== run 1 ==
==> flow/design.v (excerpt) <==
module cpu(clk, rst, imem_addr, imem_data, dmem_addr, dmem_wdata, dmem_we, dmem_re, dmem_rdata);
make LEC_CHECK=0 ABC_AREA=0 CAP_MARGIN=15 CORE_ASPECT_RATIO=0.68 CORE_MARGIN=2 CORE_UTILIZATION=70 CTS_CLUSTER_SIZE=62 MAX_ROUTING_LAYER=met5 PLACE_DENSITY=0.64 SLEW_MARGIN=20 TNS_END_PERCENT=70 finish   # period 7.25 ns
run.sh (not shown) runs the stock make flow with config.mk's settings and CLKGATE_MAP_FILE=.
Run 1 completed end to end; final checks failed (negative setup slack).
> inputs changed (run 1 -> run 2)
Settings: CAP_MARGIN: 15 -> 20; SETUP_SLACK_MARGIN: unset -> -0.44; CORE_ASPECT_RATIO: 0.68 -> unset; ABC_AREA: 0 -> unset; CORE_UTILIZATION: 70 -> 72; TNS_END_PERCENT: 70 -> unset; CTS_CLUSTER_SIZE: 62 -> unset; MAX_ROUTING_LAYER: met5 -> unset; the clock period (ns, I/O delays scaled along): 7.25 -> 6.15.
==> comparison <==
- No final results exist for run 2, since it was stopped by error GRT-0116 during global routing (5_1_grt).
- Number of core rows was lower in run 1 than in run 2.
- [compare] base=run 1 new=run 2: routability congestion estimate from global placement lost 0.021; Yosys chip area now sits at about the same level.
Inputs modified between run 2 and run 3:
Settings: removing PLACE_DENSITY (formerly 0.64); changing CORE_UTILIZATION from 72 to 45; removing SETUP_SLACK_MARGIN (formerly -0.44); setting CTS_CLUSTER_DIAMETER to 206 for the first time; setting CORE_ASPECT_RATIO to 1.85 for the first time; changing CAP_MARGIN from 20 to 30; setting CTS_CLUSTER_SIZE to 10 for the first time; changing the clock period (ns, I/O delays scaled along) from 6.15 to 14.4.
Notes after the runs:
Per the comparison of run 3 with run 2, die area now sits higher, post-synthesis register bit count now sits at about the same level, core region area now sits higher, count of distinct cell types in the synthesized netlist now sits at about the same level. Run 3 | stages: all done | timing, DRC, antenna: all pass.
## Diff of input files: run 4 against run 3
Settings: CTS_CLUSTER_SIZE removed (was 10); CORE_ASPECT_RATIO removed (was 1.85); PLACE_DENSITY newly set to 0.6; CAP_MARGIN changed from 30 to 20; ABC_AREA newly set to 1; CTS_CLUSTER_DIAMETER removed (was 206); CORE_UTILIZATION changed from 45 to 57; the clock period (ns, I/O delays scaled along) changed from 14.4 to 9.25.
--- outcome ---
- Worst setup slack: run 4 worse than run 3
- Looking at layout inverter count without the clock tree, run 4 sits above run 3.
- | worst setup slack after placement | run 4 vs run 3 | 1.77 ns lower |
- Dominant non-sequential cell family after synthesis = multiplexers: run 3; dominant non-sequential cell family after synthesis = AND-OR/OR-AND gates: run 4
- Comparing areal power density over the cells for run 3 and run 4, the bigger number came from run 4.
- Comparing run 3 and run 4, the lower combinational fraction of the cell area is on run 4.
- Taking run 3 as the reference point, the slew of the pin with the lowest slew margin of run 4 rises by 0.14 ns.
- Summary: with run 3 as the reference, synthesized area in run 4 moved up by more than 10%.
- Cell count of run 4 exceeds that of run 3 by more than half.
- Delta (run 4 minus run 3): worst relative slew slack shrank by 8.9 points; clock tree buffer count of the final layout saw an increase.

---

Starting RTL as in the previous note.
make LEC_CHECK=0 ABC_AREA=0 CAP_MARGIN=15 CORE_ASPECT_RATIO=0.68 CORE_MARGIN=2 CORE_UTILIZATION=27 CTS_CLUSTER_SIZE=33 GPL_TIMING_DRIVEN=0 MAX_ROUTING_LAYER=met5 MIN_ROUTING_LAYER=met2 PLACE_DENSITY=0.38 SLEW_MARGIN=20 TNS_END_PERCENT=70 finish   # period 9.61 ns
The first run stopped in global routing (GRT-0116).
Rerun with:
- ABC_AREA: 0 -> unset
- CAP_MARGIN: 15 -> 20
- CORE_ASPECT_RATIO: 0.68 -> unset
- CORE_UTILIZATION: 27 -> 66
- CTS_CLUSTER_SIZE: 33 -> unset
- GPL_TIMING_DRIVEN: 0 -> unset
- MAX_ROUTING_LAYER: met5 -> met4
- MIN_ROUTING_LAYER: met2 -> unset
- PLACE_DENSITY: 0.38 -> 0.6
- TNS_END_PERCENT: 70 -> unset
- clock period: 9.61 -> 9.69 ns (I/O delays scaled with it)
The new run finished clean.
Area after synthesis stays the same.
Die size falls by well over a third.
Synthesized cell count does not change.
Rerun with:
- CELL_PAD_IN_SITES_GLOBAL_PLACEMENT: unset -> 1
- CORE_UTILIZATION: 66 -> 62
- GPL_ROUTABILITY_DRIVEN: unset -> 0
- MAX_ROUTING_LAYER: met4 -> met5
- clock period: 9.69 -> 8.61 ns (I/O delays scaled with it)
Effect: The new run finished but failed the layout checks on negative setup slack; sequential share of layout area went down by 0.99 points; routed wire length went up slightly; synthesized cell count is unchanged; final area went up by a few percent; synthesized area stays the same; non-clock buffer count went up by 152; hold slack hardly moves; final cell count went up by a few percent; count of clock-buffer cells in the layout went down by 8; register-to-register slack degrades by 1.3 ns; setup slack degrades by 0.40 ns.
Rerun with:
- CELL_PAD_IN_SITES_GLOBAL_PLACEMENT: 1 -> unset
- CORE_UTILIZATION: 62 -> 72
- CTS_CLUSTER_SIZE: unset -> 53
- GPL_ROUTABILITY_DRIVEN: 0 -> unset
- MAX_ROUTING_LAYER: met5 -> met4
- PLACE_DENSITY: 0.6 -> 0.95
- clock period: 8.61 -> 9.69 ns (I/O delays scaled with it)
Result: With this change the flow ended with an error in global routing, error GRT-0116; synthesized cell count does not change; die size is lower by roughly a tenth; synthesized area is unchanged.

---

run A:
cpu again, from the RTL that the note above started with.
export LEC_CHECK = 0
export CAP_MARGIN = 20
export CORE_MARGIN = 2
export CORE_UTILIZATION = 71
export CTS_CLUSTER_DIAMETER = 247
export GPL_ROUTABILITY_DRIVEN = 1
export PLACE_DENSITY_LB_ADDON = 0.2
export SETUP_SLACK_MARGIN = 3.29
export SLEW_MARGIN = 20
export TNS_END_PERCENT = 75
create_clock -name core_clock -period 15.3 [get_ports {clk}]
Run A: full flow OK, the timing, DRC and antenna checks passed
The inputs of run B differ from those of run A as listed below.
- a deleted PLACE_DENSITY_LB_ADDON that had been 0.2
- a deleted CTS_CLUSTER_DIAMETER that had been 247
- a deleted TNS_END_PERCENT that had been 75
- a deleted GPL_ROUTABILITY_DRIVEN that had been 1
- a change of SETUP_SLACK_MARGIN from 3.29 to 0.07
- a change of CORE_UTILIZATION from 71 to 40
- an added PLACE_DENSITY of 0.6
- a change of the clock period (ns, I/O delays scaled along) from 15.3 to 10.9
Results
- Hold slack across run A and run B: no real change.
- What run A reported for wire length of the first global-routing pass has to be multiplied by 1.07 to get the figure for run B.
- Area growth from synthesis to final layout ended up 3.0 points higher on run B than on run A.
- Run B vs run A: die boundary height up by more than a quarter
- Run B gives less worst slack after detailed placement than run A did.
- Compared with run A, run B shows switching part of the total power higher by 0.80 points.
- | standard-cell row count | run B vs run A | 35 higher |
- In the reports for run A and run B, the larger number of cells on the critical path belongs to run B.
Inputs modified between run B and run C:
- clearing SETUP_SLACK_MARGIN, which used to be 0.07
- swapping 40 for 63 in CORE_UTILIZATION
- putting MAX_ROUTING_LAYER at met4 where nothing was set
- swapping 10.9 for 8.33 in the clock period (ns, I/O delays scaled along)
Notes after the runs:
[compare] base=run B new=run C: cell area reported after detailed placement up 2.9%; total wirelength of the detailed-routed design now smaller; total global routing track utilization saw an increase; worst hold slack after final layout picked up an extra 0.0038 ns.
Non-clock buffer count: run C and run B compared, lower one is run B
From run B to run C the numbers moved as follows: final cell count went down 419; number of well-tap cells placed lost 731; leakage power of the design picked up an extra 1.8 nW; worst setup slack went down 0.55 ns.

---

build 32:
cpu again, from the RTL that the note above started with.
==> flow/config.mk <==
export PLATFORM = sky130hd
export DESIGN_NAME = cpu
export DESIGN_NICKNAME = cpu
export VERILOG_FILES = /design/flow/design.v
export SDC_FILE = /design/flow/constraint.sdc
export NUM_CORES = 4
export LEC_CHECK = 0
export ABC_AREA = 1
export CAP_MARGIN = 30
export CELL_PAD_IN_SITES_GLOBAL_PLACEMENT = 3
export CORE_ASPECT_RATIO = 0.63
export CORE_MARGIN = 8
export CORE_UTILIZATION = 45
export CTS_CLUSTER_DIAMETER = 315
export CTS_CLUSTER_SIZE = 19
export GPL_ROUTABILITY_DRIVEN = 0
export GPL_TIMING_DRIVEN = 0
export MAX_ROUTING_LAYER = met4
export SLEW_MARGIN = 30
export TNS_END_PERCENT = 90
==> flow/constraint.sdc <==
create_clock -name core_clock -period 11.9 [get_ports {clk}]
set_input_delay 2.3800 -clock core_clock [delete_from_list [all_inputs] [get_ports {clk}]]
set_output_delay 2.3800 -clock core_clock [all_outputs]
set_load 0.01 [all_outputs]
Build 32 did not make it past global placement without I/O (3_1_place_gp_skip_io), where a tool error ended it.
--- input diff build 32..build 4 ---
Settings: swapping 8 for 2 in CORE_MARGIN; swapping 45 for 68 in CORE_UTILIZATION; clearing CTS_CLUSTER_SIZE, which used to be 19; swapping 30 for 20 in SLEW_MARGIN; clearing CTS_CLUSTER_DIAMETER, which used to be 315; clearing TNS_END_PERCENT, which used to be 90; clearing CELL_PAD_IN_SITES_GLOBAL_PLACEMENT, which used to be 3; clearing MAX_ROUTING_LAYER, which used to be met4; clearing GPL_ROUTABILITY_DRIVEN, which used to be 0; putting SETUP_SLACK_MARGIN at -0.44 where nothing was set; clearing CORE_ASPECT_RATIO, which used to be 0.63; swapping 30 for 20 in CAP_MARGIN; clearing ABC_AREA, which used to be 1; clearing GPL_TIMING_DRIVEN, which used to be 0; swapping 11.9 for 6.81 in the clock period (ns, I/O delays scaled along).
## What came out
- Biggest combinational cell group after synthesis: AND-OR/OR-AND gates -> build 32, multiplexers -> build 4
- Layout checks on build 4: not met. Flow itself completed; violations: negative setup slack.
- Sort build 32 and build 4 by synthesis area per yosys, descending, and build 32 comes first.
- Build 4 ended up with a higher part of the Yosys area used for sequential elements than build 32 did.
- Higher fraction of synthesized area in multiplexers among build 32 and build 4: build 4
### build 4 -> build 80
Settings: CORE_UTILIZATION: 68 -> 45; SETUP_SLACK_MARGIN: -0.44 -> unset; PLACE_DENSITY: unset -> 0.6; the clock period (ns, I/O delays scaled along): 6.81 -> 10.9.
## What came out
No stage failed in build 80, and the final checks on the layout all came back clean. Build 4 finished every stage; the final checks, however, were not passed, the failures being negative setup slack. The setup slack of build 80 is larger than that of build 4. In build 80 relative to build 4, net switching power had gone down by more than a quarter. met2 layer wire length in the routed design is lower on build 4. Against build 4, build 80 reports a post-placement worst setup slack that is higher.

---

== lane 1 ==
Starting RTL as in the previous note.
// cpu
module cpu(clk, rst, imem_addr, imem_data, dmem_addr, dmem_wdata, dmem_we, dmem_re, dmem_rdata);
	input clk;
	input rst;
	output [6:0] imem_addr;
	input [31:0] imem_data;
	output [4:0] dmem_addr;
	output [31:0] dmem_wdata;
	output dmem_we;
	output dmem_re;
	input [31:0] dmem_rdata;
	wire[6:0] programcounter,pcout,instructionOut;
	PC p1(programcounter,instructionOut,clk,rst);
	pcplus1 pc2(pcout,programcounter);
	assign imem_addr = programcounter;
	instructiondec in2(instructionOut,clk,rst,imem_data,pcout,dmem_addr,dmem_wdata,dmem_we,dmem_re,dmem_rdata);
endmodule
clock: 6.48 ns
lec_check: 0
cap_margin: 20
core_margin: 2
core_utilization: 72
place_density: 0.65
setup_slack_margin: -0.44
slew_margin: 20
Status(lane 1) = ERROR, stage = 5_1_grt
## Diff of input files: lane 2 against lane 1
# lane 1
export LEC_CHECK = 0
export CAP_MARGIN = 20
export CORE_MARGIN = 2
export CORE_UTILIZATION = 72
export PLACE_DENSITY = 0.65
export SETUP_SLACK_MARGIN = -0.44
export SLEW_MARGIN = 20
create_clock -name core_clock -period 6.48 [get_ports {clk}]
# lane 2
export LEC_CHECK = 0
export CAP_MARGIN = 20
export CORE_MARGIN = 2
export CORE_UTILIZATION = 70
export CTS_CLUSTER_DIAMETER = 341
export MAX_ROUTING_LAYER = met4
export PLACE_DENSITY = 0.64
export SETUP_SLACK_MARGIN = 1.55
export SLEW_MARGIN = 20
export TNS_END_PERCENT = 75
create_clock -name core_clock -period 6.06 [get_ports {clk}]
==> comparison <==
From lane 1 to lane 2 the numbers moved as follows: instance area after placement +1.7%, die area +about 2.8%, global placer's final weighted congestion -0.016, number of core rows +about 1%.
Comparing lane 1 and lane 2, the lower fraction of the core area occupied by cells at floorplan is on lane 2.
| count of mapped cells out of synthesis | lane 2 vs lane 1 | ≈ equal |
Status(lane 2) = ERROR, stage = 5_1_grt
Post-synth area from yosys stat: lane 2 vs lane 1 identical
Height of the chip of lane 2 exceeds that of lane 1 slightly.
Half-perimeter wire length after detailed placement up about 4.3% in lane 2 wrt lane 1
Inputs modified between lane 2 and lane 3:
# lane 2
export LEC_CHECK = 0
export CAP_MARGIN = 20
export CORE_MARGIN = 2
export CORE_UTILIZATION = 70
export CTS_CLUSTER_DIAMETER = 341
export MAX_ROUTING_LAYER = met4
export PLACE_DENSITY = 0.64
export SETUP_SLACK_MARGIN = 1.55
export SLEW_MARGIN = 20
export TNS_END_PERCENT = 75
create_clock -name core_clock -period 6.06 [get_ports {clk}]
# lane 3
export LEC_CHECK = 0
export CAP_MARGIN = 20
export CORE_MARGIN = 2
export CORE_UTILIZATION = 40
export PLACE_DENSITY = 0.6
export SLEW_MARGIN = 20
create_clock -name core_clock -period 10.9 [get_ports {clk}]
[summary]
In summary, lane 3 completed successfully, with a layout that passed the timing, DRC and antenna checks.
The half-perimeter wire length after detailed placement in lane 3 sits 19 mm below the value recorded for lane 2.
On lane 3: total instance count after detailed placement is 1.5% higher than what lane 2 gave.
Lane 3 -> lane 2: average size of a mapped cell delta 0, exact match
Lower number of rows created at floorplan was reported by lane 2, not lane 3.
Cmp lane 2 and lane 3 / worst setup slack after placement / lower: lane 2
Status: area after synthesis parity (lane 3, lane 2)
NOTE area of the core lane 2->lane 3 increased by more than half
Taking lane 2 as the reference, in lane 3 die area rose about 70%; width of the chip now sits higher; floorplan-stage core utilization lower.
Changes in lane 4 relative to lane 3:
# lane 3
export LEC_CHECK = 0
export CAP_MARGIN = 20
export CORE_MARGIN = 2
export CORE_UTILIZATION = 40
export PLACE_DENSITY = 0.6
export SLEW_MARGIN = 20
create_clock -name core_clock -period 10.9 [get_ports {clk}]
# lane 4
export LEC_CHECK = 0
export CAP_MARGIN = 20
export CORE_MARGIN = 2
export CORE_UTILIZATION = 72
export CTS_CLUSTER_DIAMETER = 354
export CTS_CLUSTER_SIZE = 94
export PLACE_DENSITY = 0.38
export SLEW_MARGIN = 20
export TNS_END_PERCENT = 10
create_clock -name core_clock -period 6.06 [get_ports {clk}]
Findings:
- Lane 4 got as far as 5_1_grt, where a tool error ended the run.
- Lane 3 -> lane 4: floorplan row count decreased by more than a quarter
- From lane 3 to lane 4 the numbers moved as follows: number of CTS-inserted buffers now smaller, standard cell area after detailed placement moved up.
- Diff lane 3 -> lane 4: total die area dropped 66,000 sq um, XOR/XNOR share of the synthesized area barely changed.
- Taking lane 3 as 1.0, lane 4 lands at 1.09 on sum of net half-perimeters after detailed placement.
- From lane 3 to lane 4, hold buffer count at cts did not move at all.
- Lane 3 → lane 4: final weighted congestion in routability-driven placement increased about 12%; total instance count after detailed placement decreased 207; floorplan utilization increased 32 points.
- Side by side, buffers inserted during post-CTS setup optimization turned out higher in lane 4 than in lane 3.
Inputs modified between lane 4 and lane 5:
# lane 4
export LEC_CHECK = 0
export CAP_MARGIN = 20
export CORE_MARGIN = 2
export CORE_UTILIZATION = 72
export CTS_CLUSTER_DIAMETER = 354
export CTS_CLUSTER_SIZE = 94
export PLACE_DENSITY = 0.38
export SLEW_MARGIN = 20
export TNS_END_PERCENT = 10
create_clock -name core_clock -period 6.06 [get_ports {clk}]
# lane 5
export LEC_CHECK = 0
export CAP_MARGIN = 20
export CORE_MARGIN = 2
export CORE_UTILIZATION = 72
export MAX_ROUTING_LAYER = met4
export PLACE_DENSITY = 0.65
export SETUP_SLACK_MARGIN = -0.44
export SLEW_MARGIN = 20
create_clock -name core_clock -period 6.81 [get_ports {clk}]
[summary]
The higher maximum level of the CTS H-tree of lane 5 and lane 4 is in lane 5. Reported for lane 5 and lane 4, number of I/O port buffers turned out identical to the last digit. Lane 5 got as far as 5_1_grt, where a tool error ended the run. Against lane 4 as the reference, lane 5 delivers a lower number of setup buffers added after CTS.
Power figures rest on the tool's default switching activity, not on a simulated workload.
